==> run a <==
==> flow/design.v <==
`timescale 1ns / 1ps
module Simple_Dual_BRAM #(
    parameter BRAM_DATA_WIDTH = 96,
    parameter BRAM_DEPTH = 256,
    parameter BRAM_ADDR_WIDTH = $clog2(BRAM_DEPTH)
)
(
    input clk,
    input we_a,
    input en_a,
    input [BRAM_ADDR_WIDTH - 1 : 0] addr_a,
    input [BRAM_DATA_WIDTH - 1 : 0] din_a,
    input en_b,
    input [BRAM_ADDR_WIDTH - 1 : 0] addr_b,
    output [BRAM_DATA_WIDTH - 1 : 0] dout_b
);
reg [BRAM_DATA_WIDTH - 1 : 0] dout_b_r;
assign dout_b = dout_b_r;
(* RAM_STYLE = "BLOCK" *) reg [BRAM_DATA_WIDTH - 1 : 0] ram [BRAM_DEPTH - 1 : 0];
always @(posedge clk) begin
    if (en_a)
        if (we_a)
            ram[addr_a] <= din_a;
    if (en_b)
        dout_b_r <= ram[addr_b];
end
endmodule
`timescale 1ns/1ps
module ddr_axi_read #(
    parameter DATA_WIDTH = 64,
    parameter ADDR_WIDTH = 29,
    parameter BURST_LEN_WIDTH = 8,
    parameter NUM_BURST_WIDTH = 8
)
(
    input ACLK,
    input ARESETN,
    input rd_start,
    input [BURST_LEN_WIDTH - 1 : 0] rd_burst_len, 
    input [ADDR_WIDTH - 1 : 0] rd_start_addr,
    input [NUM_BURST_WIDTH - 1 : 0] rd_num_burst,  
    output rd_ready,  
    output [DATA_WIDTH - 1 : 0] rd_fifo_data,
    output rd_fifo_we,
    output rd_done,  
    output [3 : 0] m_axi_arid,
    output [ADDR_WIDTH - 1 : 0] m_axi_araddr,
    output [BURST_LEN_WIDTH - 1 : 0] m_axi_arlen,
    output [2 : 0] m_axi_arsize,
    output [1 : 0] m_axi_arburst,
    output [0 : 0] m_axi_arlock,
    output [3 : 0] m_axi_arcache,
    output [2 : 0] m_axi_arprot,
    output [3 : 0] m_axi_arqos,
    output m_axi_arvalid,
    input m_axi_arready,
    output m_axi_rready,
    input m_axi_rlast,
    input m_axi_rvalid,
    input [1 : 0] m_axi_rresp,
    input [3 : 0] m_axi_rid,
    input [DATA_WIDTH - 1 : 0] m_axi_rdata
);
    localparam S_RD_IDLE = 3'd0;
    localparam S_RA_START = 3'd1;
    localparam S_RA_WAIT = 3'd2;
    localparam S_RD_PROC = 3'd3;
    localparam S_RD_DONE = 3'd4;
    reg [2 : 0] rd_state;
    reg [2 : 0] rd_state_d1;
    always @(posedge ACLK) begin
        rd_state_d1 <= rd_state;
    end
    reg [ADDR_WIDTH - 1 : 0] m_axi_araddr_reg;
    reg [BURST_LEN_WIDTH - 1 : 0] m_axi_arlen_reg;
    reg m_axi_arvalid_reg;
    assign m_axi_arid = 4'b1111;
    assign m_axi_arsize = 3'b011;  
    assign m_axi_arburst = 2'b01;  
    assign m_axi_arlock = 1'b0;  
    assign m_axi_arcache = 4'b0011;  
    assign m_axi_arprot = 3'b000;  
    assign m_axi_arqos = 4'b0000;  
    assign m_axi_rready = 1'b1;
    reg [NUM_BURST_WIDTH - 1 : 0] num_burst_counter;  
    reg [NUM_BURST_WIDTH - 1 : 0] num_burst_rd_counter;  
    always @(posedge ACLK or negedge ARESETN) begin
        if (~ARESETN) begin
            num_burst_counter <= 0;
        end else if (rd_state == S_RD_IDLE & rd_start) begin
            num_burst_counter <= rd_num_burst - 1;
        end else if (rd_state == S_RA_WAIT & (m_axi_arvalid & m_axi_arready)) begin
            num_burst_counter <= num_burst_counter - 1;
        end
    end
    always @(posedge ACLK or negedge ARESETN) begin
        if (~ARESETN) begin
            num_burst_rd_counter <= 0;
        end else if (rd_state == S_RD_IDLE & rd_start) begin
            num_burst_rd_counter <= rd_num_burst;
        end else if (rd_state != S_RD_IDLE & (m_axi_rlast & m_axi_rvalid & m_axi_rready)) begin
            num_burst_rd_counter <= num_burst_rd_counter - 1;
        end
    end
    always @(posedge ACLK or negedge ARESETN) begin
        if (!ARESETN) begin
            rd_state <= S_RD_IDLE;
            m_axi_araddr_reg <= 0;
            m_axi_arlen_reg <= 0;
            m_axi_arvalid_reg <= 0;
        end else begin
            case (rd_state)
                S_RD_IDLE: begin
                    if (rd_start) begin
                        rd_state <= S_RA_START;
                        m_axi_araddr_reg <= rd_start_addr;
                        m_axi_arlen_reg <= rd_burst_len - 1;
                    end
                end
                S_RA_START: begin
                    rd_state <= S_RA_WAIT;
                    m_axi_arvalid_reg <= 1;
                end
                S_RA_WAIT: begin
                    if (m_axi_arvalid & m_axi_arready) begin
                        if (num_burst_counter == 0) begin
                            rd_state <= S_RD_PROC;
                            m_axi_arvalid_reg <= 0;
                        end else if (num_burst_counter > 0) begin
                            rd_state <= S_RA_START;
                            m_axi_arvalid_reg <= 0;
                            m_axi_araddr_reg <= m_axi_araddr_reg + ((m_axi_arlen_reg + 1) << m_axi_arsize);
                        end
                    end
                end
                S_RD_PROC: begin
                    if (num_burst_rd_counter == 0) begin
                        rd_state <= S_RD_DONE;
                    end
                end
                S_RD_DONE: begin
                    rd_state <= S_RD_IDLE;
                end
            endcase
        end
    end
    assign rd_ready = (rd_state == S_RD_IDLE);
    assign m_axi_arvalid = m_axi_arvalid_reg;
    assign m_axi_araddr = m_axi_araddr_reg;
    assign m_axi_arlen = m_axi_arlen_reg;
    assign rd_done = (rd_state == S_RD_DONE);
    assign rd_fifo_we = m_axi_rvalid & m_axi_rready;
    assign rd_fifo_data = m_axi_rdata;
endmodule
`timescale 1ns / 1ps
module pp_buffer_wrapper #(
    parameter BRAM0_DEPTH = 32,
    parameter BRAM0_DW = 64,
    parameter BRAM1_DEPTH = 32,
    parameter BRAM1_DW = 64,
    parameter BURST_LEN_WIDTH = 8,
    parameter NUM_BURST_WIDTH = 8,
    parameter DDR_ADDR_WIDTH = 29,
    parameter DDR_DW = 64,
    parameter BRAM0_ADDR_WIDTH = $clog2(BRAM0_DEPTH),
    parameter BRAM1_ADDR_WIDTH = $clog2(BRAM1_DEPTH)
)
(
    input clk,
    input rst_n,
    input rd_start,
    input [BURST_LEN_WIDTH - 1 : 0] rd_burst_len,
    input [NUM_BURST_WIDTH - 1 : 0] rd_num_burst,
    input [DDR_ADDR_WIDTH - 1 : 0] rd_start_addr,    
    output rd_ready,
    output rd_done,
    input [BRAM0_ADDR_WIDTH - 1 : 0] rd_start_bram_addr,
    input bram0_r_en,
    input bram1_r_en,
    output [BRAM0_DW - 1 : 0] bram0_rdata,
    output [BRAM1_DW - 1 : 0] bram1_rdata,
    input [BRAM0_ADDR_WIDTH - 1 : 0] bram0_r_addr,
    input [BRAM1_ADDR_WIDTH - 1 : 0] bram1_r_addr,
    output [3: 0] m_axi_arid,
    output [DDR_ADDR_WIDTH - 1 : 0] m_axi_araddr,
    output [BURST_LEN_WIDTH - 1 : 0] m_axi_arlen,
    output [2 : 0] m_axi_arsize,
    output [1 : 0] m_axi_arburst,
    output         m_axi_arlock,
    output [3 : 0] m_axi_arcache,
    output [2 : 0] m_axi_arprot,
    output [3 : 0] m_axi_arqos,
    output         m_axi_arvalid,
    input          m_axi_arready,
    output m_axi_rready,
    input m_axi_rlast,
    input m_axi_rvalid,
    input [1 : 0] m_axi_rresp,
    input [3 : 0] m_axi_rid,
    input [DDR_DW - 1 : 0] m_axi_rdata
);
reg [1 : 0] d2b_active_bram;  
reg [BRAM0_ADDR_WIDTH - 1 : 0] d2b_bram_addr;
wire [BRAM0_ADDR_WIDTH - 1 : 0] bram0_w_addr;
wire [BRAM1_ADDR_WIDTH - 1 : 0] bram1_w_addr;
wire [BRAM0_DW - 1 : 0] bram0_wdata;
wire [BRAM1_DW - 1 : 0] bram1_wdata;
wire [BRAM0_DW - 1 : 0] rd_fifo_data;
wire rd_fifo_we;
wire bram0_w_en, bram1_w_en;
wire bram0_we, bram1_we;
always @(posedge clk or negedge rst_n) begin
    if (~rst_n) begin
        d2b_active_bram <= 2'b01;  
    end else if (rd_done) begin
        d2b_active_bram <= ~d2b_active_bram;  
    end
end
always @(posedge clk or negedge rst_n) begin
    if (~rst_n) begin
        d2b_bram_addr <= 0;
    end else if (rd_start & rd_ready) begin
        d2b_bram_addr <= rd_start_bram_addr;
    end else if (rd_fifo_we) begin
        d2b_bram_addr <= d2b_bram_addr + 1;
    end
end
assign bram0_w_en = 1;
assign bram1_w_en = 1;
assign bram0_wdata = (d2b_active_bram[0])? rd_fifo_data : 0;
assign bram1_wdata = (d2b_active_bram[1])? rd_fifo_data : 0;
assign bram0_we = (d2b_active_bram[0])? rd_fifo_we : 0;
assign bram1_we = (d2b_active_bram[1])? rd_fifo_we : 0;
assign bram0_w_addr = (d2b_active_bram[0])? d2b_bram_addr : 0;
assign bram1_w_addr = (d2b_active_bram[1])? d2b_bram_addr : 0;
ddr_axi_read #(
    .DATA_WIDTH(DDR_DW), 
    .ADDR_WIDTH(DDR_ADDR_WIDTH), 
    .BURST_LEN_WIDTH(BURST_LEN_WIDTH), 
    .NUM_BURST_WIDTH(NUM_BURST_WIDTH) 
)
inst_ddr_axi_read
(
    .ACLK(clk), 
    .ARESETN(rst_n), 
    .rd_start(rd_start), 
    .rd_burst_len(rd_burst_len), 
    .rd_start_addr(rd_start_addr), 
    .rd_num_burst(rd_num_burst), 
    .rd_ready(rd_ready), 
    .rd_fifo_data(rd_fifo_data), 
    .rd_fifo_we(rd_fifo_we), 
    .rd_done(rd_done), 
    .m_axi_arid(m_axi_arid), 
    .m_axi_araddr(m_axi_araddr), 
    .m_axi_arlen(m_axi_arlen), 
    .m_axi_arsize(m_axi_arsize), 
    .m_axi_arburst(m_axi_arburst), 
    .m_axi_arlock(m_axi_arlock), 
    .m_axi_arcache(m_axi_arcache), 
    .m_axi_arprot(m_axi_arprot), 
    .m_axi_arqos(m_axi_arqos), 
    .m_axi_arvalid(m_axi_arvalid), 
    .m_axi_arready(m_axi_arready), 
    .m_axi_rready(m_axi_rready), 
    .m_axi_rlast(m_axi_rlast), 
    .m_axi_rvalid(m_axi_rvalid), 
    .m_axi_rresp(m_axi_rresp), 
    .m_axi_rid(m_axi_rid), 
    .m_axi_rdata(m_axi_rdata) 
);
Simple_Dual_BRAM #(
    .BRAM_DATA_WIDTH(BRAM0_DW),
    .BRAM_DEPTH(BRAM0_DEPTH),
    .BRAM_ADDR_WIDTH(BRAM0_ADDR_WIDTH)
)
inst0_Simple_Dual_BRAM
(
    .clk(clk),
    .we_a(bram0_we),
    .en_a(bram0_w_en),
    .addr_a(bram0_w_addr),
    .din_a(bram0_wdata),
    .en_b(bram0_r_en),
    .addr_b(bram0_r_addr),
    .dout_b(bram0_rdata)
);
Simple_Dual_BRAM #(
    .BRAM_DATA_WIDTH(BRAM1_DW),
    .BRAM_DEPTH(BRAM1_DEPTH),
    .BRAM_ADDR_WIDTH(BRAM1_ADDR_WIDTH)
)
inst1_Simple_Dual_BRAM
(
    .clk(clk),
    .we_a(bram1_we),
    .en_a(bram1_w_en),
    .addr_a(bram1_w_addr),
    .din_a(bram1_wdata),
    .en_b(bram1_r_en),
    .addr_b(bram1_r_addr),
    .dout_b(bram1_rdata)
);
endmodule
==> flow/run.sh <==
#!/bin/bash
# the make line also repeats each setting of config.mk as NAME=value (left out here)
make -C /OpenROAD-flow-scripts/flow DESIGN_CONFIG=/design/flow/config.mk WORK_HOME=/design/flow/orfs CLKGATE_MAP_FILE= finish
==> flow/config.mk <==
export PLATFORM = sky130hd
export DESIGN_NAME = pp_buffer_wrapper
export DESIGN_NICKNAME = pp_buffer_wrapper
export VERILOG_FILES = /design/flow/design.v
export SDC_FILE = /design/flow/constraint.sdc
export NUM_CORES = 4
export LEC_CHECK = 0
export CAP_MARGIN = 20
export CORE_MARGIN = 2
export CORE_UTILIZATION = 61
export SETUP_SLACK_MARGIN = 0.59
export SLEW_MARGIN = 20
export TNS_END_PERCENT = 5
==> flow/constraint.sdc <==
create_clock -name core_clock -period 2.2 [get_ports {clk}]
set_input_delay 0.4400 -clock core_clock [delete_from_list [all_inputs] [get_ports {clk}]]
set_output_delay 0.4400 -clock core_clock [all_outputs]
set_load 0.01 [all_outputs]
==> inputs of run b, as changes to run a <==
- ABC_AREA: not set -> 1
- CAP_MARGIN: 20 -> 30
- CORE_ASPECT_RATIO: not set -> 1.68
- CORE_UTILIZATION: 61 -> 67
- CTS_CLUSTER_DIAMETER: not set -> 189
- CTS_CLUSTER_SIZE: not set -> 15
- GPL_ROUTABILITY_DRIVEN: not set -> 1
- GPL_TIMING_DRIVEN: not set -> 0
- HOLD_SLACK_MARGIN: not set -> 0.17
- MAX_ROUTING_LAYER: not set -> met4
- PLACE_DENSITY: not set -> 0.46
- SETUP_SLACK_MARGIN: 0.59 -> not set
- SLEW_MARGIN: 20 -> 15
- TNS_END_PERCENT: 5 -> 45
==> flow/constraint.sdc (replaced) <==
create_clock -name core_clock -period 5.86 [get_ports {clk}]
set_input_delay 1.1720 -clock core_clock [delete_from_list [all_inputs] [get_ports {clk}]]
set_output_delay 1.1720 -clock core_clock [all_outputs]
set_load 0.01 [all_outputs]
==> results.sh <==
# source this file to load flow results
export IMPL_wl_met1_um=168000
export IMPL_seq_area_share_pct=63.79
export IMPL_status="complete, but fails checks"
export IMPL_power_frac_clock_pct=34.6
export IMPL_setup_slack_ns=-0.4505
export IMPL_switchingPower_mw=50.98
export IMPL_fin_worst_skew_ns=0.03668
export IMPL_taps=3552
export IMPL_violatedChecks="negative setup slack"
export IMPL_finalSetupViolCount=23
The numbers above come from run a.

==> results.sh <==
# source this file to load flow results
export IMPL_status="timing/DRC/antenna clean"
export IMPL_timing_slew_headroom_pct=22.43
export IMPL_setup_slack_ns=1.523
export IMPL_seq_area_share_pct=65.83
export IMPL_wl_met1_um=176000
export IMPL_syn_to_final_growth_pct=14.89
export IMPL_taps=3374
export IMPL_switchingPower_mw=13.43
export IMPL_finalSetupViolCount=0
export IMPL_power_frac_clock_pct=35.8
export IMPL_warning_count=36
export IMPL_fin_worst_skew_ns=0.07236
The numbers above come from run b.


========
==> run E: inputs <==
// pp_buffer_wrapper: RTL as listed in full above, without the edits since
Settings: LEC_CHECK=0, ABC_AREA=1, CAP_MARGIN=5, CELL_PAD_IN_SITES_GLOBAL_PLACEMENT=3, CORE_MARGIN=6, CORE_UTILIZATION=63, MAX_ROUTING_LAYER=met5, PLACE_DENSITY_LB_ADDON=0.06, SETUP_SLACK_MARGIN=0.1, SLEW_MARGIN=20; clock period 1.96 ns.
run.sh (not shown) runs the stock make flow with config.mk's settings and CLKGATE_MAP_FILE=.
==> inputs of run B, as changes to run E <==
==> flow/config.mk (replaced) <==
export PLATFORM = sky130hd
export DESIGN_NAME = pp_buffer_wrapper
export DESIGN_NICKNAME = pp_buffer_wrapper
export VERILOG_FILES = /design/flow/design.v
export SDC_FILE = /design/flow/constraint.sdc
export NUM_CORES = 4
export LEC_CHECK = 0
export ABC_AREA = 1
export CAP_MARGIN = 20
export CORE_MARGIN = 2
export CORE_UTILIZATION = 72
export CTS_CLUSTER_DIAMETER = 381
export CTS_CLUSTER_SIZE = 14
export HOLD_SLACK_MARGIN = 0.29
export PLACE_DENSITY_LB_ADDON = 0.07
export SETUP_SLACK_MARGIN = -0.15
export SLEW_MARGIN = 20
export TNS_END_PERCENT = 75
==> flow/constraint.sdc (replaced) <==
create_clock -name core_clock -period 1.88 [get_ports {clk}]
set_input_delay 0.3760 -clock core_clock [delete_from_list [all_inputs] [get_ports {clk}]]
set_output_delay 0.3760 -clock core_clock [all_outputs]
set_load 0.01 [all_outputs]
==> flow_summary_export.csv <==
group,metric,value,unit
yosys,ff_type,"edfxtp_1",
die,rows,190,
die,die_area,282000,µm²
yosys,ys_sh_adder,0.00122,
yosys,yosys.cell_types.count,47,
die,die_y,531,µm
yosys,muxShareOfSynthArea,0,
yosys,ys_chip_area,170000,µm²
run_status,error,"[ERROR FLW-0024] Place density exceeds 1.0 (current PLACE_DENSITY_LB_ADDON =  0.06). Please check if the value of  PLACE_DENSITY_LB_ADDON is between 0 and 0.99.",
yosys,synth-simple-area-share,0.108,
die,initCoreUtil,0.634,
run_status,outcome,"aborted with a tool error",
die,coreArea,268000,µm²
die,die_x,531,µm
run_status,flow.stopped_at,"global placement without I/O (3_1_place_gp_skip_io)",
yosys,yosysTopAreaCellShare,0.747,
# the run above: run E

==> flow_summary_export.csv <==
group,metric,value,unit
run_status,outcome,"failed layout checks",
yosys,muxShareOfSynthArea,0,
grt,grt_pass1_wl,750000,µm
die,coreArea,235000,µm²
cells_and_area,final_area,202000,µm²
yosys,yosys.cell_types.count,47,
die,die_x,490,µm
yosys,synth-simple-area-share,0.108,
sta,finalSetupViolations,3763,
run_status,so_faults,"setup timing",
die,rows,178,
cts,clk_path_buf_depth,4,
die,die_y,490,µm
yosys,yosysTopAreaCellShare,0.747,
yosys,logic_family,"simple AND/OR/NAND/NOR gates",
yosys,ys_chip_area,170000,µm²
sta,worst_slack,-0.515,ns
yosys,synth_seq_share,0.756,
# the run above: run B

